run 1:
==> flow/design.v <==
module LASER (
input CLK,
input RST,
input [3:0] X,
input [3:0] Y,
output reg [3:0] C1X,
output reg [3:0] C1Y,
output reg [3:0] C2X,
output reg [3:0] C2Y,
output reg DONE);
parameter LFSR_WIDTH = 10;
parameter [LFSR_WIDTH-1:0] threshold = 10'd150;
reg [LFSR_WIDTH-1:0] q;  
wire feedback;  
assign feedback = q[9] ^ q[6];
always @(posedge CLK) begin
    if (RST)
        q <= 10'h1;  
    else
        q <= {q[LFSR_WIDTH-2:0], feedback};  
end
wire [3:0] step;
assign step = (q[5])? 4'b0001: 4'b0010;   
reg [1:0] current_state;
reg [1:0] next_state;
parameter  INIT = 0;
parameter READ = 1;
parameter WALK = 2;
parameter OUTPUT = 3;
reg [5:0] cover_prev;  
reg [5:0] cover_current;  
reg [5:0] cover_max;  
reg [5:0] cnt;  
reg [3:0] corX [39:0];  
reg [3:0] corY [39:0];
reg [3:0] x1, y1, x2, y2;  
reg [3:0] tmpX1, tmpY1, tmpX2, tmpY2; 
reg [3:0] dx1, dy1, dx2, dy2;
reg [19:0] round;  
parameter MAX_ROUND = 20'd2000;
parameter [5:0] LAST = 6'd41;  
always @(posedge CLK) begin
  if (current_state == INIT) begin
    corX[cnt] <= X;
    corY[cnt] <= Y;
  end
  if (current_state == READ || next_state == READ) begin
    corX[cnt] <= X;
    corY[cnt] <= Y;
  end
end
always @(*) begin
  if (cnt == 6'd0 || cnt == LAST || next_state == READ || RST) begin
    dx1 = 4'd0; dy1 = 4'd0;
    dx2 = 4'd0; dy2 = 4'd0;
  end
  else if (next_state == WALK) begin
    dx1 = (tmpX1 > corX[cnt-6'd1])? tmpX1 - corX[cnt-6'd1] : corX[cnt-6'd1] - tmpX1;
    dy1 = (tmpY1 > corY[cnt-6'd1])? tmpY1 - corY[cnt-6'd1] : corY[cnt-6'd1] - tmpY1;
    dx2 = (tmpX2 > corX[cnt-6'd1])? tmpX2 - corX[cnt-6'd1] : corX[cnt-6'd1] - tmpX2;
    dy2 = (tmpY2 > corY[cnt-6'd1])? tmpY2 - corY[cnt-6'd1] : corY[cnt-6'd1] - tmpY2;
  end
  else begin
    dx1 = 4'd0; dy1 = 4'd0;
    dx2 = 4'd0; dy2 = 4'd0;
  end
end
always @(posedge CLK) begin
  if (RST)
    current_state <= INIT;
  else
    current_state <= next_state;
end
always @(*) begin
  case (current_state)
    INIT:
      next_state = (RST)? INIT: READ;
    READ:
      next_state = (cnt == 6'd39)? WALK: READ;
    WALK:  
      next_state = (round == MAX_ROUND)? OUTPUT: WALK;
    OUTPUT:
      next_state = INIT;
    default:
      next_state = INIT;
  endcase
end
always @(posedge CLK) begin
  if (RST)
    round <= 0;
  else if (current_state == OUTPUT)
    round <= 0;
  else if (current_state == WALK) begin
    if (cnt == LAST)
      round <= round + 1;
  end
end
always @(posedge CLK) begin
  if (RST) begin
    tmpX2 <= 4'd7; 
  end
  else if (current_state == OUTPUT) begin
    tmpX2 <= 4'd7;
  end
  else if (current_state == WALK && cnt == 6'd0) begin  
    if (q[5]) tmpX2 <= (x2+step < 16)? x2+step : 15; 
    else      tmpX2 <= (x2 > step) ? x2-step : 0;  
  end
end
always @(posedge CLK) begin
  if (RST) begin
    tmpY2 <= 4'd7;
  end
  else if (current_state == OUTPUT) begin
    tmpY2 <= 4'd7;
  end
  else if (current_state == WALK && cnt == 6'd0) begin  
    if (q[9]) tmpY2 <= (y2+step < 16)? y2+step : 15;
    else      tmpY2 <= (y2 > step)? y2-step : 0;  
  end
end
always @(posedge CLK) begin
  if (RST) begin
    tmpX1 <= 4'd7;
  end
  else if (current_state == OUTPUT) begin
    tmpX1 <= 4'd7;
  end
  else if (current_state == WALK && cnt == 6'd0) begin  
    if (q[0]) tmpX1 <= (x1+step < 16)? x1+step : 15;  
    else      tmpX1 <= (x1 > step)? x1-step : 0; 
  end
end
always @(posedge CLK) begin
  if (RST) begin
    tmpY1 <= 4'd7;
  end
  else if (current_state == OUTPUT) begin
    tmpY1 <= 4'd7;
  end
  else if (current_state == WALK && cnt == 6'd0) begin  
    if (q[3]) tmpY1 <= (y1+step < 16)? y1+step : 15; 
    else      tmpY1 <= (y1 > step)? y1-step : 0;  
  end
end
always @(posedge CLK) begin
  if (RST) begin
    x1 <= 4'd0; y1 <= 4'd0;
    x2 <= 4'd8; y2 <= 4'd8;
  end
  else if (current_state == OUTPUT) begin
    x1 <= 4'd0; y1 <= 4'd0;
    x2 <= 4'd8; y2 <= 4'd8;
  end
  else if (current_state == WALK) begin
    if (cnt == LAST) begin
      if(cover_current > cover_prev) begin
        x1 <= tmpX1; y1 <= tmpY1;
        x2 <= tmpX2; y2 <= tmpY2;
      end
      else begin  
        if (q < threshold) begin  
          x1 <= tmpX1; y1 <= tmpY1;
          x2 <= tmpX2; y2 <= tmpY2;
        end
      end
    end
  end
end
always @(posedge CLK) begin
  if (RST)
    cover_prev <= 6'd0;
  else if (current_state == OUTPUT)
    cover_prev <= 6'd0;
  else if (current_state == WALK) begin
    if(cnt == LAST) begin  
      if(cover_current > cover_prev)
        cover_prev <= cover_current;
      else begin  
        if (q < threshold)   
          cover_prev <= cover_current;
      end
    end
  end
end
always @(posedge CLK) begin
  if(RST)
    cover_current <= 6'd0;
  else if(next_state == OUTPUT)   
    cover_current <= 6'd0;
  else if(current_state == WALK) begin
    if(cnt > 0) begin
      if (cnt == LAST)
        cover_current <= 6'd0;
      else begin
        cover_current <= cover_current +
        ((dx1 + dy1 <= 4) || (dx1 == 3 && dy1 == 2) || (dx1 == 2 && dy1 == 3) ||
         (dx2 + dy2 <= 4) || (dx2 == 3 && dy2 == 2) || (dx2 == 2 && dy2 == 3));        
      end
    end
    else 
      cover_current <= 6'd0;
  end
  else
    cover_current <= 6'd0;
end
always @(posedge CLK) begin
  if(RST)
    cover_max <= 6'd0;
  else if(current_state == WALK) begin
    if(cnt == LAST) begin  
      if(cover_current > cover_max)
        cover_max <= cover_current;
    end
  end
  else if(current_state == OUTPUT)
    cover_max <= 0;
  else
    cover_max <= 0;
end
always @(posedge CLK) begin
  if (RST)
    cnt <= 0;
  else if (current_state == OUTPUT || next_state == OUTPUT)
    cnt <= 0;
  else if (next_state == READ)  
    cnt <= cnt + 1;
  else if (current_state == WALK) begin
      cnt <= (cnt == LAST)? 0: cnt+1;
  end
  else
    cnt <= 0;
end
always @(posedge CLK) begin
  if (RST) begin
    C1X <= 4'd7; C1Y <= 4'd7;
    C2X <= 4'd7; C2Y <= 4'd7;
  end
  else if (current_state == WALK) begin
    if(cnt == LAST) begin
      if(cover_current > cover_max) begin
        C1X <= tmpX1; C1Y <= tmpY1;
        C2X <= tmpX2; C2Y <= tmpY2;
      end
    end
  end
end
always @(posedge CLK) begin
  if(RST)
    DONE <= 1'b0;
  else if (next_state == OUTPUT)
    DONE <= 1'b1;
  else
    DONE <= 1'b0;
end
endmodule
Settings: LEC_CHECK=0, ABC_AREA=1, CAP_MARGIN=30, CELL_PAD_IN_SITES_DETAIL_PLACEMENT=2, CELL_PAD_IN_SITES_GLOBAL_PLACEMENT=2, CORE_ASPECT_RATIO=0.55, CORE_MARGIN=10, CORE_UTILIZATION=49, GPL_ROUTABILITY_DRIVEN=0, MIN_ROUTING_LAYER=met1, PLACE_DENSITY=0.53, SETUP_SLACK_MARGIN=-0.76, SLEW_MARGIN=15; clock period 8.03 ns.
run.sh (not shown) runs the stock make flow with config.mk's settings and CLKGATE_MAP_FILE=.
Changes in run 2 relative to run 1:
Settings: ABC_AREA changed from 1 to 0; CORE_UTILIZATION changed from 49 to 25; CORE_MARGIN changed from 10 to 2; CELL_PAD_IN_SITES_DETAIL_PLACEMENT changed from 2 to 1; SETUP_SLACK_MARGIN changed from -0.76 to -0.31; MIN_ROUTING_LAYER changed from met1 to met2; CAP_MARGIN changed from 30 to 10; GPL_ROUTABILITY_DRIVEN removed (was 0); CELL_PAD_IN_SITES_GLOBAL_PLACEMENT changed from 2 to 1; CORE_ASPECT_RATIO changed from 0.55 to 1.37.
## What came out
- The wire length in run 1 is 1.9 times that in run 2.
- Delta (run 2 minus run 1): fmax increased by about 12% relative to the old numbers, cell area after layout increased by 0.37% relative to the old numbers, post-synthesis cell type count increased by 22 relative to the old numbers.
- Looking at die size, run 2 sits about 60% above run 1.
Input changes introduced in run 3 (baseline for comparison: run 2):
Settings: a change of CORE_UTILIZATION from 25 to 28; a deleted SETUP_SLACK_MARGIN that had been -0.31; a change of SLEW_MARGIN from 15 to 20; a change of CAP_MARGIN from 10 to 20; a deleted CELL_PAD_IN_SITES_GLOBAL_PLACEMENT that had been 1; a deleted PLACE_DENSITY that had been 0.53; a deleted MIN_ROUTING_LAYER that had been met2; a deleted ABC_AREA that had been 0; a deleted CORE_ASPECT_RATIO that had been 1.37; a deleted CELL_PAD_IN_SITES_DETAIL_PLACEMENT that had been 1; a change of the clock period (ns, I/O delays scaled along) from 8.03 to 7.48.
Findings:
- Taking run 3 over run 2, the power ratio works out to 1.07.
- Both conditions hold for run 3: the flow ran to the end and the final layout passed the timing, design-rule and antenna checks.
- Looking at the reports, run 2 completed the entire flow and the layout it produced met the timing, design-rule and antenna checks.
- Changes observed in run 3 relative to run 2: fraction of the mapped netlist area in adder cells about even, worst slack on hold paths saw an increase.
- Relative to run 2, the global placer's final weighted congestion of run 3 is higher by 0.026.
No activity file was given, so power comes from the tool's default toggle rates.
